**flow/design.v**
```verilog
module pe_fc(
		input clk,
		input rst_n,
		input signed [7:0] data_i,
		input signed [7:0] weight_i,
		input signed [15:0] bias_i,
		input en,
		input bias_en,
		input flush,
		output reg signed [31:0] data_o
);
reg signed [15:0] mul;
reg signed [15:0] add;    
always @(posedge clk or negedge rst_n) begin
	if (!rst_n)
		mul <= 0;
	else 
		mul <= data_i * weight_i;
end
always @(*) begin
	if (en)
		add = mul;
	else if (bias_en)
		add = bias_i;
	else
		add = 0;
end
always @(posedge clk or negedge rst_n) begin
	if (!rst_n)
		data_o <= 0;
	else if (flush)
		data_o <= mul;
	else 
		data_o <= data_o + add;
end
endmodule
module fc_top(
	input wire clk,
	input wire rst_n,
	input wire valid_i,
	input wire [9*8-1:0] data_in,
	input wire [9*8-1:0] weight1,
	input wire [9*8-1:0] weight2,
	input wire [31:0] bias,
	output reg valid_o,
	output reg [7:0] data1_o,
	output reg [7:0] data2_o
);
parameter M0 = 4'd11;  
parameter n = 15;  
reg [9*8-1:0] weight1_inst;
reg [9*8-1:0] weight2_inst;
reg [32-1:0]  bias_inst;
wire signed [7:0] input_div [8:0];
wire signed [7:0] weight1_div [8:0];
wire signed [7:0] weight2_div [8:0];
wire signed [15:0] bias1;
wire signed [15:0] bias2;
reg       fc_en;
reg [3:0] cnt;
reg [5:0] num_cnt;
reg pe_en;
reg bias_en;
reg flush;
reg signed [7:0] pe_data;
reg signed [7:0] pe_weight1;
reg signed [7:0] pe_weight2;
wire signed [31:0] data_o_1,data_o_2;
reg signed [35:0] data_big_1, data_big_2;
genvar input_allo;
generate for (input_allo=0; input_allo<9; input_allo=input_allo+1)
	begin: INPUT_ALLOCATION
		assign input_div[input_allo] = data_in[(input_allo+1)*8 -1-:8];	
	end
endgenerate
genvar weight_allo;
generate for (weight_allo=0; weight_allo<9; weight_allo=weight_allo+1)
	begin: WEIGHT_ALLOCATION
		assign weight1_div[weight_allo] = weight1_inst[(weight_allo+1)*8 -1-:8];	
		assign weight2_div[weight_allo] = weight2_inst[(weight_allo+1)*8 -1-:8];	
	end
endgenerate
assign bias1 = bias_inst[15:0];
assign bias2 = bias_inst[31:16];
always @(posedge clk or negedge rst_n) begin
	if (!rst_n)
		weight1_inst <= 0;
	else if (valid_i)
		weight1_inst <= weight1;
end
always @(posedge clk or negedge rst_n) begin
	if (!rst_n)
		weight2_inst <= 0;
	else if (valid_i)
		weight2_inst <= weight2;
end
always @(posedge clk or negedge rst_n) begin
	if (!rst_n)
		bias_inst <= 0;
	else if (valid_i)
		bias_inst <= bias;
end
always @(posedge clk or negedge rst_n) begin
	if (!rst_n)
		fc_en <= 1'b0;
	else if (valid_i)
		fc_en <= 1'b1;
	else if (cnt == 4'd11)
		fc_en <= 1'b0;
end
always @(posedge clk or negedge rst_n) begin
	if (!rst_n)
		cnt <= 0;
	else if (cnt == 4'd12)
		cnt <= 0;
	else if (valid_i | fc_en)
		cnt <= cnt + 1'b1;
end
always @(posedge clk or negedge rst_n) begin
	if (!rst_n)
		num_cnt <= 0;
	else if (num_cnt == 6'd32 && valid_i)
		num_cnt <= 6'd1;
	else if (valid_i)
		num_cnt <= num_cnt + 1'b1;
end
always @(posedge clk or negedge rst_n) begin
	if (!rst_n)
		pe_en <= 1'b0;
	else if ((cnt>= 5'd1) && (cnt<= 5'd9))
		pe_en <= 1'b1;
	else 
		pe_en <= 1'b0;
end
always @(posedge clk or negedge rst_n) begin
	if (!rst_n)
		bias_en <= 1'b0;
	else if ((cnt== 5'd10) && (num_cnt == 6'd1))
		bias_en <= 1'b1;
	else 
		bias_en <= 1'b0;
end
always @(posedge clk or negedge rst_n) begin
	if (!rst_n)
		flush <= 1'b0;
	else if ((cnt== 5'd1) && (num_cnt == 6'd1))
		flush <= 1'b1;
	else 
		flush <= 1'b0;
end
always @(*) begin
	if ((cnt>= 5'd1) && (cnt<= 5'd9))
		pe_data = input_div[cnt-1];
	else
		pe_data = 0;
end
always @(*) begin
	if ((cnt>= 5'd1) && (cnt<= 5'd9))
		pe_weight1 = weight1_div[cnt-1];
	else
		pe_weight1 = 0;
end
always @(*) begin
	if ((cnt>= 5'd1) && (cnt<= 5'd9))
		pe_weight2 = weight2_div[cnt-1];
	else
		pe_weight2 = 0;
end
pe_fc u_pe_fc1(
	.clk(clk),
	.rst_n(rst_n),
	.data_i(pe_data),
	.weight_i(pe_weight1),
	.bias_i(bias1),
	.en(pe_en),
	.bias_en(bias_en),
	.flush(flush),
	.data_o(data_o_1)
);
pe_fc u_pe_fc2(
	.clk(clk),
	.rst_n(rst_n),
	.data_i(pe_data),
	.weight_i(pe_weight2),
	.bias_i(bias2),
	.en(pe_en),
	.bias_en(bias_en),
	.flush(flush),
	.data_o(data_o_2)
);
always @(posedge clk or negedge rst_n) begin
	if (!rst_n)
		data_big_1 <= 0;
	else
		data_big_1 <= data_o_1 * $signed({1'b0, M0});
end
always @(posedge clk or negedge rst_n) begin
	if (!rst_n)
		data_big_2 <= 0;
	else
		data_big_2 <= data_o_2 * $signed({1'b0, M0});
end
always@(posedge clk or negedge rst_n) begin  
	if(!rst_n)
		data1_o <= 0;
	else if((cnt== 5'd12) && (num_cnt == 6'd32)) begin
		if (data_big_1[35])
			data1_o <= (&data_big_1[35:22])?data_big_1[22:15]:8'h80;
		else 
			data1_o <= data_big_1[35:22]?8'h7f:data_big_1[22:15];
	end
end
always@(posedge clk or negedge rst_n) begin  
	if(!rst_n)
		data2_o <= 0;
	else if((cnt== 5'd12) && (num_cnt == 6'd32)) begin
		if (data_big_2[35])
			data2_o <= (&data_big_2[35:22])?data_big_2[22:15]:8'h80;
		else 
			data2_o <= data_big_2[35:22]?8'h7f:data_big_2[22:15];
	end
end
always@(posedge clk or negedge rst_n) begin
	if(!rst_n)
		valid_o <= 1'b0;
	else if (valid_o)
		valid_o <= 1'b0;
	else if ((cnt== 5'd12) && (num_cnt == 6'd32))
		valid_o <= 1'b1;
end
endmodule 
```
**flow/constraint.sdc**
```tcl
create_clock -name core_clock -period 6.2 [get_ports {clk}]
set_input_delay 1.2400 -clock core_clock [delete_from_list [all_inputs] [get_ports {clk}]]
set_output_delay 1.2400 -clock core_clock [all_outputs]
set_load 0.01 [all_outputs]
```
**flow/config.mk**
```make
export PLATFORM = sky130hd
export DESIGN_NAME = fc_top
export DESIGN_NICKNAME = fc_top
export VERILOG_FILES = /design/flow/design.v
export SDC_FILE = /design/flow/constraint.sdc
export NUM_CORES = 4
export LEC_CHECK = 0
export CAP_MARGIN = 25
export CORE_ASPECT_RATIO = 1.56
export CORE_MARGIN = 2
export CORE_UTILIZATION = 70
export CTS_CLUSTER_SIZE = 55
export MAX_ROUTING_LAYER = met4
export PLACE_DENSITY = 0.66
export SETUP_SLACK_MARGIN = 0.03
export SLEW_MARGIN = 20
export TNS_END_PERCENT = 35
```
**flow/run.sh**
```bash
#!/bin/bash
# the make line also repeats each setting of config.mk as NAME=value (left out here)
make -C /OpenROAD-flow-scripts/flow DESIGN_CONFIG=/design/flow/config.mk WORK_HOME=/design/flow/orfs CLKGATE_MAP_FILE= finish
```
==> results of run 1 <==
## metrics by stage
step,cells,utilization [%],area [sq um]
after CTS,3897,88.16,34930
after detailed placement,3772,82.21,32580
after global placement,3772,82.21,32580
after floorplan,2922,-,28120
## metal layers
layer / global-route usage, % / overflow
met5: - / -
met4: 70.53 / 14
met3: 44.95 / 2
met2: 89.01 / 6
met1: 63.76 / 0
## timing repair
item | 4_1_cts
cloned | 5
resized | 155
pin swaps | 70
setup buffers | 55
setup endpoints to repair | 13
==> flow_metrics.tcl, run 1 <==
# implementation run metrics
set metrics [dict create \
    yosys.area.top_type "dfrtp_1" \
    grtUsageTotal_pct 68.20 \
    synthTopCellsByArea "dfrtp_1, fa_1, ha_1, mux2_2, inv_1" \
    yosys_warnings 2 \
    cts_max_level 2 \
    clkSinkCount 345 \
    place_congestion 0.9915 \
    fp.dieH_um 254.3 \
    port_buffers 267 \
    mux_area_share_pct 7.597 \
    die_width_um 164.4 \
    grt-ovfl-total 22 \
    syn_area_sq_um 28110 \
    ys_chip_area_sq_um 28110 \
    dp_worst_setup_slack_ns -0.9716 \
    dp_hpwl_mm 63.52 \
    logic_family "adder cells" \
    xor_share_pct 4.193 \
    chip_area_sq_um 41820 \
    yosys_cells 2922 \
    top_cell "inv_1" \
    synth_seq_share_pct 30.71 \
    hold_buffers 0 \
    syn_avg_cell_area_sq_um 9.621 \
    netlist_instances 2922 \
    common_cells "inv_1, dfrtp_1, ha_1, mux2_2, fa_1" \
    synth_cell_types 77 \
    ys_sh_adder_pct 23.52 \
    syn-num-nets 3600 \
    numCtsBuffers 37 \
    stop_stage "5_1_grt" \
    tool.error "[ERROR GRT-0232] Routing congestion too high. Check the congestion heatmap in the GUI." \
    yosys.area_share.simple_pct 10.37 \
    top_area_share_pct 30.71 \
    ys_ff 345 \
    clockBufferDepth 3 \
    rows 91 \
    fp-utilization_pct 70.95 \
    edf_count 0 \
    fp.coreArea_sq_um 39620 \
    ff_type "dfrtp_1" \
    status "aborted with a tool error" \
    synthAoiAreaFrac_pct 15.31 \
    root_buffer "clkbuf_16" \
    async_flop_share_pct 100.0 \
    pin_count 268 \
]
==> inputs of run 2 (changes only) <==
Settings changed: CAP_MARGIN 25 to 20, CORE_ASPECT_RATIO 1.56 to unset, CORE_UTILIZATION 70 to 71, CTS_CLUSTER_SIZE 55 to 38, MAX_ROUTING_LAYER met4 to unset, PLACE_DENSITY 0.66 to unset, PLACE_DENSITY_LB_ADDON set to 0.0, SETUP_SLACK_MARGIN 0.03 to 1.23, TNS_END_PERCENT 35 to unset.
Clock period 6.2 ns to 4.21 ns, I/O delays scaled along.
==> run 2 against run 1 <==
Net effect: the run fails in 4_1_cts; area after synthesis unchanged; synthesized cell count unchanged; die size down 1.5%.
==> flow_metrics.tcl, run 2 <==
# implementation run metrics
set metrics [dict create \
    synthAoiAreaFrac_pct 15.31 \
    yosys_cells 2922 \
    mux_area_share_pct 7.597 \
    synth_seq_share_pct 30.71 \
    syn_area_sq_um 28110 \
    ys_sh_adder_pct 23.52 \
    ys_ff 345 \
    async_flop_share_pct 100.0 \
    fp.dieH_um 203.0 \
    yosys.area_share.simple_pct 10.37 \
    port_buffers 267 \
    tool.error "[ERROR DPL-0033] detailed placement checks failed during check placement." \
    pin_count 268 \
    status "aborted with a tool error" \
    top_area_share_pct 30.71 \
    fp.coreArea_sq_um 38830 \
    chip_area_sq_um 41200 \
    common_cells "inv_1, dfrtp_1, ha_1, mux2_2, fa_1" \
    place_congestion 1.012 \
    edf_count 0 \
    ff_type "dfrtp_1" \
    syn_avg_cell_area_sq_um 9.621 \
    syn-num-nets 3600 \
    yosys_warnings 2 \
    logic_family "adder cells" \
    synth_cell_types 77 \
    dp_cells 3845 \
    rows 72 \
    synthTopCellsByArea "dfrtp_1, fa_1, ha_1, mux2_2, inv_1" \
    die_width_um 203.0 \
    ys_chip_area_sq_um 28110 \
    stop_stage "4_1_cts" \
    yosys.area.top_type "dfrtp_1" \
    dp_hpwl_mm 65.30 \
    post_dp_cell_area_sq_um 33200 \
    xor_share_pct 4.193 \
    netlist_instances 2922 \
    top_cell "inv_1" \
    fp-utilization_pct 72.40 \
]
==> run 2: stage by stage <==
step	worst slack [ns]	TNS (ns)	hold WS (ns)
global placement	-1.919	-34.78	0.4191
detailed placement	-2.130	-38.07	0.4227
floorplan	-1.397	-21.66	0.4498
==> inputs of run 3 (changes only) <==
Settings changed: CTS_CLUSTER_SIZE 38 to 28, PLACE_DENSITY set to 0.38, PLACE_DENSITY_LB_ADDON 0.0 to unset, SETUP_SLACK_MARGIN 1.23 to 1.2.
==> run 3 against run 2 <==
Net effect: the run again fails in 4_1_cts; die size unchanged; synthesized cell count unchanged; area after synthesis unchanged.
==> flow_metrics.tcl, run 3 <==
# implementation run metrics
set metrics [dict create \
    synth_cell_types 77 \
    dp_worst_setup_slack_ns -2.355 \
    tool.error "[ERROR DPL-0033] detailed placement checks failed during check placement." \
    place_congestion 0.9457 \
    ys_ff 345 \
    pin_count 268 \
    yosys.area_share.simple_pct 10.37 \
    ys_chip_area_sq_um 28110 \
    syn_area_sq_um 28110 \
    chip_area_sq_um 41200 \
    top_area_share_pct 30.71 \
    stop_stage "4_1_cts" \
    dp_hpwl_mm 64.37 \
    rows 72 \
    fp-utilization_pct 72.40 \
    ys_sh_adder_pct 23.52 \
    post_dp_cell_area_sq_um 33330 \
    fp.dieH_um 203.0 \
    logic_family "adder cells" \
    yosys.area.top_type "dfrtp_1" \
    syn-num-nets 3600 \
    ff_type "dfrtp_1" \
    top_cell "inv_1" \
    edf_count 0 \
    dp_cells 3853 \
    yosys_cells 2922 \
    fp.coreArea_sq_um 38830 \
    xor_share_pct 4.193 \
    common_cells "inv_1, dfrtp_1, ha_1, mux2_2, fa_1" \
    port_buffers 267 \
    mux_area_share_pct 7.597 \
    die_width_um 203.0 \
    synthTopCellsByArea "dfrtp_1, fa_1, ha_1, mux2_2, inv_1" \
    synthAoiAreaFrac_pct 15.31 \
    synth_seq_share_pct 30.71 \
    async_flop_share_pct 100.0 \
    yosys_warnings 2 \
    status "aborted with a tool error" \
    syn_avg_cell_area_sq_um 9.621 \
    netlist_instances 2922 \
]
-- run 3: metrics by stage --
step / hold WS, ns / util (%)
after floorplan: 0.4498 / -
after global placement: 0.4125 / 85.85
after detailed placement: 0.4402 / 85.85
==> inputs of run 4 (changes only) <==
Settings changed: CORE_UTILIZATION 71 to 72, CTS_CLUSTER_SIZE 28 to 39, PLACE_DENSITY 0.38 to unset, PLACE_DENSITY_LB_ADDON set to 0.0, SETUP_SLACK_MARGIN 1.2 to 1.95.
Clock period 4.21 ns to 6.86 ns, I/O delays scaled along.
==> run 4 against run 3 <==
Net effect: the flow stops in 5_1_grt; die size is 1.4% lower; area after synthesis stayed put; synthesized cell count stayed put.
==> flow_metrics.tcl, run 4 <==
# implementation run metrics
set metrics [dict create \
    syn_avg_cell_area_sq_um 9.621 \
    place_congestion 0.9330 \
    ys_chip_area_sq_um 28110 \
    status "aborted with a tool error" \
    synth_seq_share_pct 30.71 \
    synthAoiAreaFrac_pct 15.31 \
    yosys_cells 2922 \
    yosys_warnings 2 \
    synth_cell_types 77 \
    edf_count 0 \
    async_flop_share_pct 100.0 \
    logic_family "adder cells" \
    hold_buffers 0 \
    syn-num-nets 3600 \
    ff_type "dfrtp_1" \
    root_buffer "clkbuf_16" \
    fp.coreArea_sq_um 38560 \
    dp_hpwl_mm 57.92 \
    mux_area_share_pct 7.597 \
    fp.dieH_um 201.6 \
    common_cells "inv_1, dfrtp_1, ha_1, mux2_2, fa_1" \
    stop_stage "5_1_grt" \
    synthTopCellsByArea "dfrtp_1, fa_1, ha_1, mux2_2, inv_1" \
    top_cell "inv_1" \
    top_area_share_pct 30.71 \
    port_buffers 267 \
    die_width_um 201.6 \
    numCtsBuffers 38 \
    yosys.area_share.simple_pct 10.37 \
    ys_ff 345 \
    xor_share_pct 4.193 \
    fp-utilization_pct 72.91 \
    yosys.area.top_type "dfrtp_1" \
    chip_area_sq_um 40640 \
    ys_sh_adder_pct 23.52 \
    clkSinkCount 345 \
    syn_area_sq_um 28110 \
    clockBufferDepth 3 \
    cts_max_level 2 \
    dp_worst_setup_slack_ns -0.09653 \
    rows 72 \
    netlist_instances 2922 \
    pin_count 268 \
    post_dp_cell_area_sq_um 31470 \
]
run 4: timing repair:
action | in CTS
gates resized | 224
cloned | 11
setup endpoints to repair | 24
pin swaps | 117
setup buffers | 113
run 4: through the flow:
stage	setup TNS, ns	cells
floorplan	0	2922
global placement	0	3642
detailed placement	-0.2302	3642
CTS	0	3833
==> inputs of run 5 (changes only) <==
Settings changed: ABC_AREA set to 1, CTS_CLUSTER_DIAMETER set to 354, CTS_CLUSTER_SIZE 39 to 99, PLACE_DENSITY set to 0.39, PLACE_DENSITY_LB_ADDON 0.0 to unset, SETUP_SLACK_MARGIN 1.95 to 0.39.
Clock period 6.86 ns to 2.95 ns, I/O delays scaled along.
==> run 5 against run 4 <==
Net effect: the flow again stops in 5_1_grt; area after synthesis rose by 11%; synthesized cell count rose by 51%; die size rose by 10%.
==> flow_metrics.tcl, run 5 <==
# implementation run metrics
set metrics [dict create \
    top_area_share_pct 27.75 \
    syn-num-nets 5096 \
    clockBufferDepth 3 \
    ys_ff 345 \
    synthAoiAreaFrac_pct 8.137 \
    numCtsBuffers 7 \
    fp.dieH_um 211.9 \
    clkSinkCount 345 \
    async_flop_share_pct 100.0 \
    dp_hpwl_mm 78.75 \
    chip_area_sq_um 44880 \
    pin_count 268 \
    place_congestion 1.035 \
    mux_area_share_pct 0 \
    tool.error "[ERROR GRT-0116] Global routing finished with congestion. Check the congestion regions in the DRC Viewer." \
    fp-utilization_pct 72.53 \
    synth_cell_types 42 \
    synthTopCellsByArea "dfrtp_1, nand2_1, fa_1, ha_1, inv_1" \
    syn_avg_cell_area_sq_um 7.041 \
    ys_sh_adder_pct 21.25 \
    post_dp_cell_area_sq_um 36700 \
    cts_max_level 1 \
    yosys_cells 4418 \
    ys_chip_area_sq_um 31110 \
    top_cell "nand2_1" \
    status "aborted with a tool error" \
    synth_seq_share_pct 27.75 \
    root_buffer "clkbuf_16" \
    fp.coreArea_sq_um 42890 \
    yosys.area_share.simple_pct 29.17 \
    stop_stage "5_1_grt" \
    syn_area_sq_um 31110 \
    logic_family "simple AND/OR/NAND/NOR gates" \
    port_buffers 267 \
    grtUsageTotal_pct 62.96 \
    grt-ovfl-total 2 \
    edf_count 0 \
    common_cells "nand2_1, inv_1, dfrtp_1, nor2_1, nand3_1" \
    netlist_instances 4418 \
    xor_share_pct 2.196 \
    rows 76 \
    yosys_warnings 2 \
    yosys.area.top_type "dfrtp_1" \
    ff_type "dfrtp_1" \
    die_width_um 211.9 \
]
[run 5: routing by layer]
layer	global-route usage (%)	GRT overflow
met3	37.93	0
met5	15.13	0
met4	61.05	2
met2	87.62	0
met1	63.16	0
[run 5: repair_timing]
| item | in CTS |
|---|---|
| buffers inserted | 84 |
| endpoints found under the hold margin | 61 |
| hold buffers | 1 |
| pin swaps | 169 |
| setup endpoints to repair | 97 |
| gates resized | 451 |
[run 5: per-stage QoR]
stage	setup TNS [ns]	hold WS, ns	setup slack [ns]	instances
CTS	-55.68	0.2929	-2.530	5530
floorplan	-42.47	0.2944	-2.140	4418
detailed placement	-56.67	0.4405	-2.607	5436
global placement	-53.22	0.4138	-2.500	5436
==> inputs of run 6 (changes only) <==
Settings changed: ABC_AREA 1 to unset, CAP_MARGIN 20 to 15, CTS_CLUSTER_DIAMETER 354 to unset, CTS_CLUSTER_SIZE 99 to 39, HOLD_SLACK_MARGIN set to -0.09, PLACE_DENSITY 0.39 to unset, SETUP_SLACK_MARGIN 0.39 to 0.35.
Clock period 2.95 ns to 6.48 ns, I/O delays scaled along.
==> run 6 against run 5 <==
Net effect: the flow again stops in 5_1_grt; area after synthesis fell by 9.6%; synthesized cell count decreased by 34%; die size shrank 9.5%.
==> flow_metrics.tcl, run 6 <==
# implementation run metrics
set metrics [dict create \
    synth_cell_types 77 \
    synthTopCellsByArea "dfrtp_1, fa_1, ha_1, mux2_2, inv_1" \
    dp_worst_setup_slack_ns -0.6873 \
    root_buffer "clkbuf_16" \
    syn_area_sq_um 28110 \
    cts_max_level 2 \
    ys_sh_adder_pct 23.52 \
    status "aborted with a tool error" \
    clkSinkCount 345 \
    syn-num-nets 3600 \
    logic_family "adder cells" \
    yosys_cells 2922 \
    pin_count 268 \
    numCtsBuffers 40 \
    fp.dieH_um 201.6 \
    syn_avg_cell_area_sq_um 9.621 \
    mux_area_share_pct 7.597 \
    yosys.area_share.simple_pct 10.37 \
    synth_seq_share_pct 30.71 \
    synthAoiAreaFrac_pct 15.31 \
    rows 72 \
    fp-utilization_pct 72.91 \
    die_width_um 201.6 \
    ff_type "dfrtp_1" \
    yosys_warnings 2 \
    stop_stage "5_1_grt" \
    xor_share_pct 4.193 \
    top_area_share_pct 30.71 \
    async_flop_share_pct 100.0 \
    yosys.area.top_type "dfrtp_1" \
    top_cell "inv_1" \
    ys_ff 345 \
    ys_chip_area_sq_um 28110 \
    port_buffers 267 \
    place_congestion 0.9225 \
    edf_count 0 \
    fp.coreArea_sq_um 38560 \
    netlist_instances 2922 \
    clockBufferDepth 3 \
    common_cells "inv_1, dfrtp_1, ha_1, mux2_2, fa_1" \
    chip_area_sq_um 40640 \
    dp_hpwl_mm 61.65 \
]
## run 6: what timing repair did
| action | CTS |
|---|---|
| endpoints found under the setup margin | 15 |
| buffers inserted | 33 |
| hold buffers | 0 |
| gates resized | 105 |
| gates cloned | 3 |
| pin swaps | 40 |
## run 6: per-stage QoR
step / instances / instance area [sq um] / hold slack (ns) / setup TNS [ns] / util [%]
after floorplan: 2922 / 28120 / 0.4498 / 0 / -
after global placement: 3740 / 32150 / 0.4175 / -1.400 / 83.39
after CTS: 3845 / 34240 / 0.4398 / 0 / 88.80
after detailed placement: 3740 / 32150 / 0.4321 / -5.048 / 83.39
==> inputs of run 7 (changes only) <==
Settings changed: CAP_MARGIN 15 to 25, CORE_ASPECT_RATIO set to 1.56, CORE_UTILIZATION 72 to 64, CTS_CLUSTER_SIZE 39 to 55, HOLD_SLACK_MARGIN -0.09 to unset, MAX_ROUTING_LAYER set to met4, PLACE_DENSITY set to 0.66, SETUP_SLACK_MARGIN 0.35 to 0.98, TNS_END_PERCENT set to 35.
Clock period 6.48 ns to 6.64 ns, I/O delays scaled along.
==> run 7 against run 6 <==
Net effect: now clean on timing, DRC and antenna; area after synthesis did not move; die size rose by 12%; synthesized cell count is the same.
==> flow_metrics.tcl, run 7 <==
# flow metrics
set metrics [dict create \
    status "no timing/DRC/antenna violations" \
    log.warning_count 44 \
    cts_tree "done" \
    period_used_pct 96.04 \
    crit_start "cnt[1]" \
    critPathRequiredTime_ns 7.09 \
    hold_class "register to register" \
    syn-num-nets 3600 \
    root_buffer "clkbuf_16" \
    start_kind "register" \
    drc 0 \
    rows 95 \
    dp_hpwl_mm 58.43 \
    routed_wl_mm 81.01 \
    synth_seq_share_pct 30.71 \
    critPathMaxStageDelay_ns 0.60 \
    antenna_left 0 \
    rsz0062_at_grt "true" \
    min_path_cells 1 \
    fin_area_sq_um 34790 \
    clock_latency_ns 0.55 \
    setup_violations 0 \
    dp_worst_setup_slack_ns -0.1310 \
    async_flop_share_pct 100.0 \
    top_area_share_pct 30.71 \
    antenna_found_initial 1 \
    logic_family "adder cells" \
    clk_pin_slew_ns 0.07 \
    dr.pass1.iters 8 \
    syn2layout_area_growth_pct 23.74 \
    r2r_slack_ns 0.26 \
    ys_chip_area_sq_um 28110 \
    critPathCapture "u_pe_fc2.mul[13]" \
    num_vias 23700 \
    xor_share_pct 4.193 \
    yosys.area.top_type "dfrtp_1" \
    netlist_instances 2922 \
    layout_setup_ws_ns 0.2629 \
    drv_cap 0 \
    ys_sh_adder_pct 23.52 \
    grt_pass1_vias 25480 \
    grt-ovfl-total 0 \
    period_needed_ns 6.377 \
    clockBufferDepth 3 \
    top_cell "inv_1" \
    dp_cells 3744 \
    common_cells "inv_1, dfrtp_1, ha_1, mux2_2, fa_1" \
    hold_buffers 0 \
    synthTopCellsByArea "dfrtp_1, fa_1, ha_1, mux2_2, inv_1" \
    clkSinkCount 345 \
    worst_slew_pin_slew_ns 1.270 \
    max_freq_ghz 0.1568 \
    final_max_slew_viol_count 0 \
    viasPerCell 6.051 \
    fp-utilization_pct 64.97 \
    post_dp_cell_area_sq_um 31870 \
    yosys_cells 2922 \
    fin_nets 3987 \
    syn_avg_cell_area_sq_um 9.621 \
    synth_cell_types 77 \
    port_buffers 267 \
    pin_count 268 \
    r2r_end "u_pe_fc2.mul[13]" \
    wl_per_cell_um 20.68 \
    mux_area_share_pct 7.597 \
    yosys_warnings 2 \
    yosys.area_share.simple_pct 10.37 \
    ys_ff 345 \
    drt_iter0_markers 1468 \
    chip_area_sq_um 45660 \
    critical_path_arrival_ns 6.83 \
    critical-path-top-delay-family "adder cells" \
    r2r_start "cnt[1]" \
    crit_type "register to register" \
    path_max_fanout 14 \
    hold_end "valid_o" \
    fp.coreArea_sq_um 43270 \
    slew_headroom_pct 15.37 \
    fin_cells 3917 \
    grt_pass1_wl_mm 126.3 \
    critPathBufInv 9 \
    grt_max_degree 190 \
    edf_count 0 \
    skew_ns 0.01897 \
    place_congestion 0.9747 \
    die_width_um 171.8 \
    synthAoiAreaFrac_pct 15.31 \
    syn_area_sq_um 28110 \
    ff_type "dfrtp_1" \
    worst-path-stages 25 \
    crit_slowest_cell "fa_1" \
    rr_worst_depth 25 \
    cts_max_level 2 \
    numCtsBuffers 36 \
    grtUsageTotal_pct 36.27 \
    path_common_cell "fa_1" \
    cp-end-kind "register" \
    hold_violations 0 \
    fp.dieH_um 265.8 \
    min_from "valid_o" \
]
-- run 7: metrics by stage --
| stage | hold WS, ns | setup TNS [ns] | util (%) |
|---|---|---|---|
| floorplan | 0.4498 | 0 | - |
| detailed placement | 0.4208 | -0.6967 | 73.66 |
| CTS | 0.4296 | 0 | 79.21 |
| global route | 0.4358 | 0 | 80.40 |
| global placement | 0.4139 | 0 | 73.66 |
| finish | 0.4255 | 0 | 80.40 |
-- run 7: cell type report --
cell class	count	area (sq um)
diodes	1	2.502
clock buffers	46	969.7
clock inverters	17	185.2
fillers	2721	8481
inverters	487	1837
multi-input cells	1976	17890
flip-flops and latches	345	8640
well taps	582	728.2
repair buffers	463	4536
-- run 7: per-layer routing --
metal	up-vias	global-route usage (%)	routed length, um
li1	10800	-	-
met3	396	4.783	4035
met1	11550	35.26	27060
met4	0	23.76	6454
met2	950	66.38	43460
met5	-	-	0
-- run 7: timing repair --
action,in CTS,in global routing
gates resized,150,46
gates cloned,3,1
setup endpoints to repair,18,17
pin swaps,78,73
setup buffers,69,35
==> inputs of run 8 (changes only) <==
Settings changed: CAP_MARGIN 25 to 20, CORE_ASPECT_RATIO 1.56 to unset, CORE_UTILIZATION 64 to 66, CTS_CLUSTER_SIZE 55 to unset, PLACE_DENSITY 0.66 to 0.6, SETUP_SLACK_MARGIN 0.98 to unset, TNS_END_PERCENT 35 to unset.
Clock period 6.64 ns to 7.12 ns, I/O delays scaled along.
==> run 8 against run 7 <==
Net effect: still clean on timing, DRC and antenna; global-route usage shrank 1.6 points; setup slack improved by 0.083 ns.
==> flow_metrics.tcl, run 8 <==
# flow metrics
set metrics [dict create \
    status "no timing/DRC/antenna violations" \
    fill_cells 2807 \
    cts_resized 0 \
    fp-utilization_pct 66.87 \
    ff_type "dfrtp_1" \
    min_path_cells 1 \
    wl_per_cell_um 19.58 \
    synthTopCellsByArea "dfrtp_1, fa_1, ha_1, mux2_2, inv_1" \
    synthAoiAreaFrac_pct 15.31 \
    clkSinkCount 345 \
    die_width_um 210.4 \
    synth_seq_share_pct 30.71 \
    yosys.area.top_type "dfrtp_1" \
    log.warning_count 43 \
    numCtsBuffers 40 \
    top_area_share_pct 30.71 \
    cts_tree "done" \
    syn2layout_area_growth_pct 17.07 \
    post_cts_buffers 0 \
    port_buffers 267 \
    grtUsageTotal_pct 34.68 \
    cts_max_level 2 \
    clock_latency_ns 0.59 \
    dr.pass1.iters 6 \
    period_needed_ns 6.774 \
    ys_ff 345 \
    critical-path-top-delay-family "adder cells" \
    fin_nets 3857 \
    hold_ws_ns 0.4340 \
    yosys.area_share.simple_pct 10.37 \
    rsz0062_at_grt "false" \
    cp-end-kind "register" \
    xor_share_pct 4.193 \
    crit_type "register to register" \
    hold_violations 0 \
    crit_start "cnt[0]" \
    syn-num-nets 3600 \
    mux_area_share_pct 7.597 \
    finish.utilization_pct 78.28 \
    slew_headroom_pct 32.17 \
    critPathBufInv 6 \
    crit_slowest_cell "fa_1" \
    yosys_cells 2922 \
    fp.dieH_um 210.4 \
    antenna_found_initial 6 \
    max_freq_ghz 0.1476 \
    use_met2_pct 59.51 \
    viasPerCell 6.007 \
    final_max_slew_viol_count 0 \
    top_cell "inv_1" \
    start_kind "register" \
    r2r_start "cnt[0]" \
    place_congestion 0.9326 \
    worst-path-stages 26 \
    rows 75 \
    pin_count 268 \
    grt-ovfl-total 0 \
    hold_class "register to register" \
    critical_path_arrival_ns 7.24 \
    path_max_fanout 24 \
    fp.coreArea_sq_um 42040 \
    drv_cap 0 \
    drc 0 \
    global_route.usage.met1_pct 41.10 \
    period_used_pct 95.14 \
    grt_max_degree 172 \
    num_vias 22550 \
    use_met3_pct 5.349 \
    root_buffer "clkbuf_16" \
    drt_iter0_markers 1723 \
    skew_ns 0.02745 \
    grt_pass1_wl_mm 119.1 \
    worst_slew_pin_slew_ns 1.004 \
    r2r_slack_ns 0.35 \
    syn_area_sq_um 28110 \
    yosys_warnings 2 \
    netlist_instances 2922 \
    async_flop_share_pct 100.0 \
    r2r_end "u_pe_fc1.mul[14]" \
    rr_worst_depth 26 \
    syn_avg_cell_area_sq_um 9.621 \
    hold_end "valid_o" \
    chip_area_sq_um 44260 \
    grt-busiest-layer "met2" \
    critPathMaxStageDelay_ns 0.55 \
    edf_count 0 \
    dp_hpwl_mm 56.08 \
    logic_family "adder cells" \
    hold_buffers 0 \
    clk_pin_slew_ns 0.06 \
    setup_violations 0 \
    clockBufferDepth 3 \
    ys_sh_adder_pct 23.52 \
    ys_chip_area_sq_um 28110 \
    antenna_left 0 \
    common_cells "inv_1, dfrtp_1, ha_1, mux2_2, fa_1" \
    min_from "valid_o" \
    critPathCapture "u_pe_fc1.mul[14]" \
    routed_wl_mm 73.50 \
    grt_pass1_vias 23480 \
    synth_cell_types 77 \
    critPathRequiredTime_ns 7.59 \
]
## run 8: metrics by stage
step | worst slack [ns] | cell area [sq um] | cells | setup TNS [ns]
6_report | 0.3458 | 32910 | 3754 | 0
5_1_grt | 0.009575 | 32910 | 3753 | 0
4_1_cts | 0.1823 | 32850 | 3747 | 0
3_5_place_dp | -0.09906 | 31460 | 3676 | -0.2360
3_3_place_gp | 0.07616 | 31460 | 3676 | 0
2_1_floorplan | 0.6957 | 28110 | 2922 | 0
## run 8: layout make-up
class | instances | area [sq um] | share of cell area, %
antenna | 7 | 17.52 | 0.05323
clock buffer | 56 | 1141 | 3.467
clock inverter | 15 | 249.0 | 0.7566
inverter | 487 | 1828 | 5.554
multi-input combinational | 1976 | 17200 | 52.25
sequential | 345 | 8635 | 26.24
tap | 539 | 674.4 | 2.049
timing repair buffer | 329 | 3169 | 9.630
## run 8: layer usage
| metal | up-vias | routed length (um) |
|---|---|---|
| met3 | 176 | 4084 |
| met5 | - | 0 |
| met1 | 11060 | 29530 |
| li1 | 10560 | - |
| met4 | 0 | 3042 |
| met2 | 751 | 36840 |
==> inputs of run 9 (changes only) <==
Settings changed: CORE_UTILIZATION 66 to 58, MAX_ROUTING_LAYER met4 to unset, PLACE_DENSITY 0.6 to unset, SETUP_SLACK_MARGIN set to 1.56.
Clock period 7.12 ns to 5.91 ns, I/O delays scaled along.
==> run 9 against run 8 <==
Net effect: the layout now fails its checks (negative setup slack); die size up 14%; critical path depth up 1; maximum frequency up 11%; critical path type unchanged.
==> flow_metrics.tcl, run 9 <==
# flow metrics
set metrics [dict create \
    drc 0 \
    syn_avg_cell_area_sq_um 9.621 \
    async_flop_share_pct 100.0 \
    yosys.area.top_type "dfrtp_1" \
    ys_ff 345 \
    slew_headroom_pct 36.70 \
    r2r_end "u_pe_fc1.mul[13]" \
    rows 80 \
    layout_setup_ws_ns -0.1667 \
    crit_slowest_cell "fa_1" \
    crit_type "register to register" \
    drv_cap 0 \
    r2r_slack_ns -0.17 \
    min_path_cells 1 \
    clkSinkCount 345 \
    rsz0062_at_grt "true" \
    clk_pin_slew_ns 0.05 \
    num_vias 23140 \
    worst_slew_pin_slew_ns 0.9372 \
    logic_family "adder cells" \
    pin_count 268 \
    hold_end "valid_o" \
    max_freq_ghz 0.1646 \
    fill_cells 3497 \
    critical_path_arrival_ns 6.55 \
    setup_violations 9 \
    yosys_warnings 2 \
    path_common_cell "fa_1" \
    fin_area_sq_um 35330 \
    ys_sh_adder_pct 23.52 \
    dr.pass1.iters 6 \
    numCtsBuffers 40 \
    grt-ovfl-total 0 \
    synth_cell_types 77 \
    grt_pass1_wl_mm 122.9 \
    syn_area_sq_um 28110 \
    critPathRequiredTime_ns 6.38 \
    log.warning_count 52 \
    ff_type "dfrtp_1" \
    clockBufferDepth 3 \
    clock_latency_ns 0.60 \
    cts_tree "done" \
    critPathCapture "u_pe_fc1.mul[13]" \
    min_from "valid_o" \
    regArea_sq_um 8638 \
    r2r_start "cnt[1]" \
    routed_wl_mm 76.78 \
    grtUsageTotal_pct 30.65 \
    viasPerCell 5.779 \
    period_used_pct 102.8 \
    yosys_cells 2922 \
    start_kind "register" \
    top_area_share_pct 30.71 \
    grt_pass1_vias 24280 \
    synth_seq_share_pct 30.71 \
    root_buffer "clkbuf_16" \
    antenna_left 0 \
    cp-end-kind "register" \
    drt_iter0_markers 1399 \
    port_buffers 267 \
    place_congestion 0.9192 \
    die_width_um 224.2 \
    post_dp_cell_area_sq_um 32810 \
    fp.coreArea_sq_um 47750 \
    dp_hpwl_mm 58.76 \
    top_cell "inv_1" \
    edf_count 0 \
    wl_per_cell_um 19.17 \
    critPathBufInv 8 \
    fp.dieH_um 224.2 \
    netlist_instances 2922 \
    chip_area_sq_um 50250 \
    mux_area_share_pct 7.597 \
    synthTopCellsByArea "dfrtp_1, fa_1, ha_1, mux2_2, inv_1" \
    hold_class "register to register" \
    syn2layout_area_growth_pct 25.69 \
    cts_max_level 2 \
    skew_ns 0.02243 \
    dp_worst_setup_slack_ns -0.6803 \
    xor_share_pct 4.193 \
    check.faults "negative setup slack" \
    antenna_found_initial 5 \
    period_needed_ns 6.077 \
    final_max_slew_viol_count 0 \
    path_max_fanout 7 \
    syn-num-nets 3600 \
    common_cells "inv_1, dfrtp_1, ha_1, mux2_2, fa_1" \
    ys_chip_area_sq_um 28110 \
    critical-path-top-delay-family "adder cells" \
    yosys.area_share.simple_pct 10.37 \
    status "finished with violations" \
    rr_worst_depth 27 \
    finish.utilization_pct 74.00 \
    synthAoiAreaFrac_pct 15.31 \
    hold_violations 0 \
    fin_tns_setup_ns -0.9842 \
    worst-path-stages 27 \
    fin_nets 4037 \
    grt_max_degree 128 \
    crit_start "cnt[1]" \
    fp-utilization_pct 58.88 \
    combGateArea_sq_um 17840 \
    critPathMaxStageDelay_ns 0.56 \
]
==> run 9: final cells by class <==
type                       instances  area share, %
sequential                       345          24.45
multi-input combinational       1976          50.48
timing repair buffer             509          13.62
clock buffer                      51          3.176
antenna                            3        0.02125
tap                              615          2.178
clock inverter                    19         0.8924
inverter                         487          5.181
==> run 9: metal layers <==
metal,global-route usage (%),routed length (um)
met3,4.932,3910
met1,36.31,30210
met4,12.58,3258
met2,55.31,39390
met5,0,11
==> run 9: per-stage QoR <==
| stage | instances | hold slack, ns |
|---|---|---|
| 3_5_place_dp | 3886 | 0.4191 |
| 5_1_grt | 4004 | 0.4464 |
| 2_1_floorplan | 2922 | 0.4498 |
| 4_1_cts | 3978 | 0.4274 |
| 6_report | 4005 | 0.4226 |
| 3_3_place_gp | 3886 | 0.4158 |
==> run 9: timing repair <==
| action | 4_1_cts | 5_1_grt |
|---|---|---|
| endpoints found under the setup margin | 24 | 28 |
| buffers inserted | 21 | 22 |
| hold buffers | 0 | 0 |
| gates cloned | 1 | 1 |
| resized | 82 | 86 |
| pin swaps | 23 | 41 |
==> inputs of run 10 (changes only) <==
Settings changed: CAP_MARGIN 20 to 15, CORE_UTILIZATION 58 to 72, CTS_CLUSTER_SIZE set to 39, PLACE_DENSITY_LB_ADDON set to 0.01, SETUP_SLACK_MARGIN 1.56 to 1.9.
Clock period 5.91 ns to 6.48 ns, I/O delays scaled along.
==> run 10 against run 9 <==
Net effect: the flow now stops in 5_1_grt; die size fell by 19%; synthesized cell count did not move; area after synthesis did not move.
==> flow_metrics.tcl, run 10 <==
# implementation run metrics
set metrics [dict create \
    synthTopCellsByArea "dfrtp_1, fa_1, ha_1, mux2_2, inv_1" \
    pin_count 268 \
    top_area_share_pct 30.71 \
    async_flop_share_pct 100.0 \
    mux_area_share_pct 7.597 \
    yosys.area_share.simple_pct 10.37 \
    status "aborted with a tool error" \
    dp_worst_setup_slack_ns -0.2338 \
    fp-utilization_pct 72.91 \
    syn-num-nets 3600 \
    top_cell "inv_1" \
    fp.dieH_um 201.6 \
    syn_avg_cell_area_sq_um 9.621 \
    synthAoiAreaFrac_pct 15.31 \
    yosys_cells 2922 \
    dp_hpwl_mm 60.06 \
    yosys.area.top_type "dfrtp_1" \
    edf_count 0 \
    logic_family "adder cells" \
    numCtsBuffers 38 \
    die_width_um 201.6 \
    place_congestion 0.9843 \
    cts_max_level 2 \
    netlist_instances 2922 \
    fp.coreArea_sq_um 38560 \
    hold_buffers 0 \
    port_buffers 267 \
    stop_stage "5_1_grt" \
    ff_type "dfrtp_1" \
    syn_area_sq_um 28110 \
    ys_ff 345 \
    synth_cell_types 77 \
    ys_chip_area_sq_um 28110 \
    grt-ovfl-total 11 \
    clockBufferDepth 3 \
    yosys_warnings 2 \
    grtUsageTotal_pct 77.89 \
    tool.error "[ERROR GRT-0232] Routing congestion too high. Check the congestion heatmap in the GUI." \
    clkSinkCount 345 \
    rows 72 \
    ys_sh_adder_pct 23.52 \
    xor_share_pct 4.193 \
    chip_area_sq_um 40640 \
    common_cells "inv_1, dfrtp_1, ha_1, mux2_2, fa_1" \
    root_buffer "clkbuf_16" \
    synth_seq_share_pct 30.71 \
]
==> run 10: repair_timing <==
action	in CTS
setup buffers	92
endpoints found under the setup margin	25
gates cloned	6
resized	159
pin swaps	99
==> run 10: per-layer routing <==
layer	GRT usage (%)	GRT overflow
met5	41.43	0
met2	93.36	3
met3	66.36	2
met4	75.37	5
met1	76.34	1
==> run 10: stage by stage <==
stage	cells	hold WS [ns]	instance area [sq um]
floorplan	2922	0.4498	28250
global placement	3689	0.4170	31890
detailed placement	3689	0.4408	31890
CTS	3855	0.4485	34750
==> inputs of run 11 (changes only) <==
Settings changed: CAP_MARGIN 15 to 20, CORE_UTILIZATION 72 to 67, PLACE_DENSITY_LB_ADDON 0.01 to unset, SETUP_SLACK_MARGIN 1.9 to 0.11.
Clock period 6.48 ns to 5.91 ns, I/O delays scaled along.
==> run 11 against run 10 <==
Net effect: the layout now fails its checks (negative setup slack); die size up 7.3%; area after synthesis unchanged; synthesized cell count unchanged.
==> flow_metrics.tcl, run 11 <==
# flow metrics
set metrics [dict create \
    period_used_pct 112.1 \
    synth_cell_types 77 \
    drt_iter0_markers 2941 \
    setup_violations 17 \
    routed_wl_mm 99.61 \
    fp.dieH_um 208.8 \
    clockBufferDepth 3 \
    antenna_left 0 \
    cts_max_level 2 \
    antenna_found_initial 14 \
    grt-ovfl-total 0 \
    viasPerCell 6.612 \
    die_width_um 208.8 \
    critical_path_arrival_ns 7.09 \
    min_from "valid_o" \
    worst-path-stages 26 \
    drv_cap 0 \
    crit_type "register to register" \
    clock_latency_ns 0.59 \
    edf_count 0 \
    synth_seq_share_pct 30.71 \
    fp-utilization_pct 67.47 \
    dr.pass1.iters 6 \
    root_buffer "clkbuf_16" \
    r2r_slack_ns -0.71 \
    hold_class "register to register" \
    cp-end-kind "register" \
    critPathCapture "u_pe_fc1.mul[14]" \
    critical-path-top-delay-family "adder cells" \
    critPathBufInv 6 \
    async_flop_share_pct 100.0 \
    skew_ns 0.03087 \
    grt_pass1_wl_mm 133.7 \
    synthTopCellsByArea "dfrtp_1, fa_1, ha_1, mux2_2, inv_1" \
    r2r_end "u_pe_fc1.mul[14]" \
    top_area_share_pct 30.71 \
    syn_avg_cell_area_sq_um 9.621 \
    grtUsageTotal_pct 38.60 \
    hold_violations 0 \
    ys_ff 345 \
    slew_headroom_pct 23.99 \
    dp_worst_setup_slack_ns -0.7297 \
    netlist_instances 2922 \
    logic_family "adder cells" \
    rsz0062_at_grt "true" \
    grt_pass1_vias 26290 \
    fin_tns_setup_ns -9.042 \
    status "finished with violations" \
    check.faults "negative setup slack" \
    log.warning_count 46 \
    grt_max_degree 113 \
    hold_end "valid_o" \
    place_congestion 0.9732 \
    syn-num-nets 3600 \
    port_buffers 267 \
    clkSinkCount 345 \
    critPathRequiredTime_ns 6.38 \
    cts_tree "done" \
    yosys.area_share.simple_pct 10.37 \
    rows 75 \
    mux_area_share_pct 7.597 \
    common_cells "inv_1, dfrtp_1, ha_1, mux2_2, fa_1" \
    path_max_fanout 10 \
    pin_count 268 \
    num_vias 26450 \
    final_max_slew_viol_count 0 \
    worst_slew_pin_slew_ns 1.140 \
    layout_setup_ws_ns -0.7129 \
    synthAoiAreaFrac_pct 15.31 \
    drc 0 \
    fin_nets 4097 \
    ff_type "dfrtp_1" \
    syn2layout_area_growth_pct 28.42 \
    syn_area_sq_um 28110 \
    rr_worst_depth 26 \
    crit_start "cnt[1]" \
    r2r_start "cnt[1]" \
    top_cell "inv_1" \
    numCtsBuffers 39 \
    start_kind "register" \
    crit_slowest_cell "fa_1" \
    xor_share_pct 4.193 \
    period_needed_ns 6.623 \
    chip_area_sq_um 43610 \
    yosys_warnings 2 \
    min_path_cells 1 \
    critPathMaxStageDelay_ns 0.57 \
    wl_per_cell_um 24.90 \
    fp.coreArea_sq_um 41670 \
    max_freq_ghz 0.1510 \
    path_common_cell "fa_1" \
    yosys.area.top_type "dfrtp_1" \
    ys_sh_adder_pct 23.52 \
    yosys_cells 2922 \
    dp_hpwl_mm 58.51 \
    clk_pin_slew_ns 0.06 \
    ys_chip_area_sq_um 28110 \
]
run 11: cell type report:
class	instances	area [sq um]
Multi-Input combinational cell	1976	18220
Sequential cell	345	8638
Fill cell	2001	5564
Timing Repair Buffer	570	5343
Inverter	487	1837
Clock buffer	55	1116
Tap cell	539	674.4
Clock inverter	16	241.5
Antenna cell	12	30.03
run 11: layer usage:
metal | wire length, um | GRT usage, % | vias up
met5 | 8 | 0 | -
met4 | 10590 | 24.63 | 2
met3 | 9903 | 7.469 | 838
met2 | 46680 | 67.70 | 1992
met1 | 32430 | 43.20 | 12560
li1 | - | - | 11050
run 11: stage by stage:
step | hold WS [ns] | cells | area, sq um | util, %
6_report | 0.4348 | 4000 | 36100 | 86.65
3_5_place_dp | 0.4337 | 3811 | 32620 | 78.29
2_1_floorplan | 0.4498 | 2922 | 28170 | -
5_1_grt | 0.4661 | 3996 | 36090 | 86.62
4_1_cts | 0.4415 | 3950 | 35130 | 84.32
3_3_place_gp | 0.4150 | 3811 | 32620 | 78.29
run 11: what timing repair did:
| item | CTS | global route |
|---|---|---|
| hold buffers | 0 | 0 |
| pin swaps | 88 | 85 |
| resized | 144 | 138 |
| setup endpoints to repair | 16 | 17 |
| buffers inserted | 68 | 45 |
| cloned | 1 | 0 |
==> inputs of run 12 (changes only) <==
Settings changed: CORE_UTILIZATION 67 to 58, CTS_CLUSTER_SIZE 39 to unset, SETUP_SLACK_MARGIN 0.11 to 1.56.
Clock period 5.91 ns to 5.9 ns, I/O delays scaled along.
==> run 12 against run 11 <==
Net effect: still fails the layout checks on negative setup slack; non-clock buffer count shrank 24; count of clock-buffer cells in the layout grew 5; die size up 15%; final cell count is 1.1% higher; synthesized cell count is the same; core utilization fell by 11 points; maximum frequency grew 7.0%; first-iteration DRC count fell by 53%; via count fell by 12%; clock skew increased by 0.011 ns; critical endpoint is now u_pe_fc1.mul[13]; highest routed layer unchanged.
==> flow_metrics.tcl, run 12 <==
# flow metrics
set metrics [dict create \
    status "finished with violations" \
    check.faults "negative setup slack" \
    min_from "valid_o" \
    hold_end "valid_o" \
    synth_cell_types 77 \
    grt_pass1_vias 24320 \
    use_met3_pct 5.325 \
    synthTopCellsByArea "dfrtp_1, fa_1, ha_1, mux2_2, inv_1" \
    dp_cells 3897 \
    critPathRequiredTime_ns 6.39 \
    critical-path-top-delay-family "adder cells" \
    mux_area_share_pct 7.597 \
    rr_worst_depth 27 \
    cts_tree "done" \
    logic_family "adder cells" \
    syn-num-nets 3600 \
    final_max_slew_viol_count 0 \
    num_vias 23310 \
    ys_chip_area_sq_um 28110 \
    edf_count 0 \
    fp.coreArea_sq_um 47750 \
    wl_per_cell_um 19.32 \
    fp-utilization_pct 58.88 \
    worst_slew_pin_slew_ns 1.043 \
    grt-ovfl-total 0 \
    yosys.area.top_type "dfrtp_1" \
    use_met2_pct 56.62 \
    pin_count 268 \
    r2r_slack_ns -0.29 \
    r2r_end "u_pe_fc1.mul[13]" \
    ys_ff 345 \
    hold_buffers 0 \
    r2r_start "cnt[0]" \
    syn_area_sq_um 28110 \
    setup_violations 12 \
    grt_pass1_wl_mm 124.0 \
    crit_start "cnt[0]" \
    rows 80 \
    period_used_pct 104.9 \
    async_flop_share_pct 100.0 \
    rsz0062_at_grt "true" \
    clock_latency_ns 0.61 \
    hold_class "register to register" \
    cp-end-kind "register" \
    cts_max_level 2 \
    global_route.usage.met1_pct 36.35 \
    syn2layout_area_growth_pct 28.08 \
    fin_nets 4075 \
    chip_area_sq_um 50250 \
    numCtsBuffers 41 \
    routed_wl_mm 78.17 \
    slew_headroom_pct 29.54 \
    fp.dieH_um 224.2 \
    place_congestion 0.9367 \
    port_buffers 267 \
    critical_path_arrival_ns 6.68 \
    crit_type "register to register" \
    clockBufferDepth 3 \
    ff_type "dfrtp_1" \
    ys_sh_adder_pct 23.52 \
    synth_seq_share_pct 30.71 \
    yosys.area_share.simple_pct 10.37 \
    grt_max_degree 127 \
    dp_hpwl_mm 59.12 \
    fin_cells 4045 \
    critPathBufInv 7 \
    start_kind "register" \
    clkSinkCount 345 \
    drv_cap 0 \
    log.warning_count 44 \
    yosys_cells 2922 \
    synthAoiAreaFrac_pct 15.31 \
    root_buffer "clkbuf_16" \
    grt-busiest-layer "met2" \
    common_cells "inv_1, dfrtp_1, ha_1, mux2_2, fa_1" \
    worst-path-stages 27 \
    drt_iter0_markers 1376 \
    clk_pin_slew_ns 0.06 \
    hold_violations 0 \
    antenna_found_initial 4 \
    skew_ns 0.04207 \
    crit_slowest_cell "fa_1" \
    yosys_warnings 2 \
    syn_avg_cell_area_sq_um 9.621 \
    netlist_instances 2922 \
    period_needed_ns 6.189 \
    viasPerCell 5.762 \
    critPathCapture "u_pe_fc1.mul[13]" \
    layout_setup_ws_ns -0.2889 \
    max_freq_ghz 0.1616 \
    finish.utilization_pct 75.41 \
    grtUsageTotal_pct 31.01 \
    top_cell "inv_1" \
    top_area_share_pct 30.71 \
    antenna_left 0 \
    xor_share_pct 4.193 \
    min_path_cells 1 \
    drc 0 \
    die_width_um 224.2 \
    critPathMaxStageDelay_ns 0.54 \
    dp_worst_setup_slack_ns -0.6070 \
    path_max_fanout 7 \
    dr.pass1.iters 5 \
]
## run 12: repair_timing
item	CTS	global route
pin swaps	72	79
cloned	2	1
setup endpoints to repair	24	27
buffers inserted	44	25
resized	152	90
## run 12: through the flow
step	setup TNS, ns	hold slack [ns]	instance area [sq um]
2_1_floorplan	0	0.4498	28300
3_3_place_gp	-4.542	0.4155	32930
3_5_place_dp	-5.646	0.4190	32930
4_1_cts	-0.4426	0.4272	35310
5_1_grt	-4.216	0.4619	36010
6_report	-1.572	0.4201	36010
## run 12: final cells by class
| type | count | area [sq um] |
|---|---|---|
| Timing Repair Buffer | 546 | 5239 |
| Inverter | 487 | 1831 |
| Fill cell | 3408 | 11740 |
| Sequential cell | 345 | 8637 |
| Tap cell | 615 | 769.5 |
| Clock buffer | 60 | 1167 |
| Antenna cell | 2 | 5.005 |
| Multi-Input combinational cell | 1976 | 18150 |
| Clock inverter | 14 | 205.2 |
## run 12: routing by layer
layer	vias up	wire length, um
met4	4	3240
met1	11500	30660
met5	-	32
met2	629	40400
met3	177	3842
li1	11000	-
==> inputs of run 13 (changes only) <==
Settings changed: CAP_MARGIN 20 to 10, CORE_UTILIZATION 58 to 71, CTS_CLUSTER_SIZE set to 38, PLACE_DENSITY set to 0.65, SETUP_SLACK_MARGIN 1.56 to unset, SLEW_MARGIN 20 to 40.
Clock period 5.9 ns to 4.78 ns, I/O delays scaled along.
==> run 13 against run 12 <==
Net effect: the run now fails in 5_1_grt; area after synthesis stayed put; die size is 18% lower; synthesized cell count stayed put.
==> flow_metrics.tcl, run 13 <==
# implementation run metrics
set metrics [dict create \
    status "aborted with a tool error" \
    stop_stage "5_1_grt" \
    yosys.area_share.simple_pct 10.37 \
    synth_seq_share_pct 30.71 \
    port_buffers 267 \
    ys_ff 345 \
    pin_count 268 \
    common_cells "inv_1, dfrtp_1, ha_1, mux2_2, fa_1" \
    ys_sh_adder_pct 23.52 \
    yosys_cells 2922 \
    hold_buffers 0 \
    yosys.area.top_type "dfrtp_1" \
    place_congestion 1.002 \
    chip_area_sq_um 41200 \
    top_cell "inv_1" \
    fp.dieH_um 203.0 \
    clockBufferDepth 3 \
    clkSinkCount 345 \
    syn_avg_cell_area_sq_um 9.621 \
    edf_count 0 \
    netlist_instances 2922 \
    ff_type "dfrtp_1" \
    logic_family "adder cells" \
    mux_area_share_pct 7.597 \
    numCtsBuffers 38 \
    syn-num-nets 3600 \
    syn_area_sq_um 28110 \
    top_area_share_pct 30.71 \
    synthTopCellsByArea "dfrtp_1, fa_1, ha_1, mux2_2, inv_1" \
    dp_hpwl_mm 64.34 \
    cts_max_level 2 \
    fp.coreArea_sq_um 38830 \
    async_flop_share_pct 100.0 \
    root_buffer "clkbuf_16" \
    synth_cell_types 77 \
    rows 72 \
    yosys_warnings 2 \
    fp-utilization_pct 72.40 \
    xor_share_pct 4.193 \
    synthAoiAreaFrac_pct 15.31 \
    die_width_um 203.0 \
    ys_chip_area_sq_um 28110 \
]
## run 13: repair_timing
item	in CTS
endpoints found under the setup margin	22
gates resized	135
buffers inserted	30
pin swaps	72
endpoints found under the hold margin	0
gates cloned	2
## run 13: through the flow
step	worst slack, ns	std cells	cell area (sq um)	utilization (%)	TNS [ns]
CTS	-1.292	3928	35070	90.34	-20.10
detailed placement	-1.717	3828	33010	85.01	-27.70
global placement	-1.475	3828	33000	84.98	-23.30
floorplan	-0.8271	2922	28320	-	-9.896
==> inputs of run 14 (changes only) <==
Settings changed: ABC_AREA set to 1, CAP_MARGIN 10 to 20, CORE_UTILIZATION 71 to 72, CTS_CLUSTER_SIZE 38 to 74, PLACE_DENSITY 0.65 to unset, PLACE_DENSITY_LB_ADDON set to 0.28, SETUP_SLACK_MARGIN set to 0.11, SLEW_MARGIN 40 to 20.
Clock period 4.78 ns to 6.87 ns, I/O delays scaled along.
==> run 14 against run 13 <==
Net effect: now clean on timing, DRC and antenna; synthesized cell count is 51% higher; die size is 8.9% higher; area after synthesis grew 11%.
==> flow_metrics.tcl, run 14 <==
# flow metrics
set metrics [dict create \
    grt_max_degree 164 \
    pin_count 268 \
    path_common_cell "inv_1" \
    fp.dieH_um 211.9 \
    ff_type "dfrtp_1" \
    skew_ns 0.03815 \
    hold_class "register to register" \
    clock_latency_ns 0.61 \
    r2r_end "u_pe_fc1.mul[15]" \
    worst-path-stages 26 \
    period_needed_ns 6.592 \
    finish.utilization_pct 83.00 \
    final_max_slew_viol_count 0 \
    crit_start "cnt[0]" \
    log.warning_count 49 \
    root_buffer "clkbuf_16" \
    post_dp_cell_area_sq_um 34310 \
    cts_tree "done" \
    yosys.area.top_type "dfrtp_1" \
    regArea_sq_um 8633 \
    setup_violations 0 \
    rr_worst_depth 26 \
    global_route.usage.met1_pct 52.06 \
    min_path_cells 1 \
    use_met3_pct 8.634 \
    use_met2_pct 73.29 \
    hold_violations 0 \
    combGateArea_sq_um 18930 \
    die_width_um 211.9 \
    dp_hpwl_mm 72.11 \
    clk_pin_slew_ns 0.06 \
    cts_max_level 2 \
    fill_cells 2699 \
    fin_cells 5279 \
    slew_headroom_pct 34.20 \
    grt-ovfl-total 0 \
    xor_share_pct 2.196 \
    dr.pass1.iters 8 \
    rsz0062_at_grt "true" \
    grtUsageTotal_pct 44.36 \
    drc 0 \
    synthTopCellsByArea "dfrtp_1, nand2_1, fa_1, ha_1, inv_1" \
    r2r_slack_ns 0.28 \
    ys_chip_area_sq_um 31110 \
    port_buffers 267 \
    critPathCapture "u_pe_fc1.mul[15]" \
    syn-num-nets 5096 \
    cp-end-kind "register" \
    critPathRequiredTime_ns 7.36 \
    fp.coreArea_sq_um 42890 \
    r2r_start "cnt[0]" \
    grt_pass1_vias 31350 \
    yosys.area_share.simple_pct 29.17 \
    grt_pass1_wl_mm 155.7 \
    routed_wl_mm 98.27 \
    synth_seq_share_pct 27.75 \
    num_vias 31420 \
    critPathBufInv 6 \
    numCtsBuffers 38 \
    critical_path_arrival_ns 7.08 \
    edf_count 0 \
    yosys_warnings 2 \
    clkSinkCount 345 \
    mux_area_share_pct 0 \
    async_flop_share_pct 100.0 \
    dp_cells 5198 \
    critical-path-top-delay-family "adder cells" \
    place_congestion 0.9880 \
    worst_slew_pin_slew_ns 0.9869 \
    top_area_share_pct 27.75 \
    drt_iter0_markers 3600 \
    ys_ff 345 \
    critPathMaxStageDelay_ns 0.53 \
    ys_sh_adder_pct 21.25 \
    fin_nets 5336 \
    hold_buffers 0 \
    start_kind "register" \
    netlist_instances 4418 \
    yosys_cells 4418 \
    grt-busiest-layer "met2" \
    antenna_left 0 \
    clockBufferDepth 3 \
    common_cells "nand2_1, inv_1, dfrtp_1, nor2_1, nand3_1" \
    max_freq_ghz 0.1517 \
    wl_per_cell_um 18.62 \
    crit_slowest_cell "fa_1" \
    logic_family "simple AND/OR/NAND/NOR gates" \
    fp-utilization_pct 72.53 \
    min_from "valid_o" \
    period_used_pct 95.96 \
    rows 76 \
    antenna_found_initial 8 \
    status "no timing/DRC/antenna violations" \
    top_cell "nand2_1" \
    path_max_fanout 26 \
    synthAoiAreaFrac_pct 8.137 \
    crit_type "register to register" \
    drv_cap 0 \
    chip_area_sq_um 44880 \
    hold_end "valid_o" \
    syn_area_sq_um 31110 \
    fin_area_sq_um 35600 \
    syn_avg_cell_area_sq_um 7.041 \
    syn2layout_area_growth_pct 14.43 \
    synth_cell_types 42 \
    fin_tns_setup_ns 0 \
    viasPerCell 5.951 \
]
-- run 14: area by class of cell --
cell class / count / share of cell area (%)
multi-input combinational: 3146 / 53.19
clock inverter: 15 / 0.4605
timing repair buffer: 303 / 8.366
tap: 585 / 2.056
sequential: 345 / 24.25
inverter: 824 / 8.696
clock buffer: 54 / 2.925
antenna: 7 / 0.04921
-- run 14: per-layer routing --
metal / up-vias / routed length (um)
li1: 14230 / -
met1: 14550 / 34890
met2: 2014 / 45720
met3: 619 / 9317
met4: 2 / 8341
met5: - / 8
-- run 14: repair_timing --
action	in CTS	in global routing
gates resized	0	7
hold endpoints to repair	0	0
setup endpoints to repair	0	10
setup buffers	0	4
-- run 14: metrics by stage --
stage	hold slack, ns	setup WS [ns]
global placement	0.4125	0.6392
floorplan	0.4367	1.388
finish	0.4335	0.2775
global route	0.4526	0.05289
detailed placement	0.4280	0.4619
CTS	0.4361	0.3277
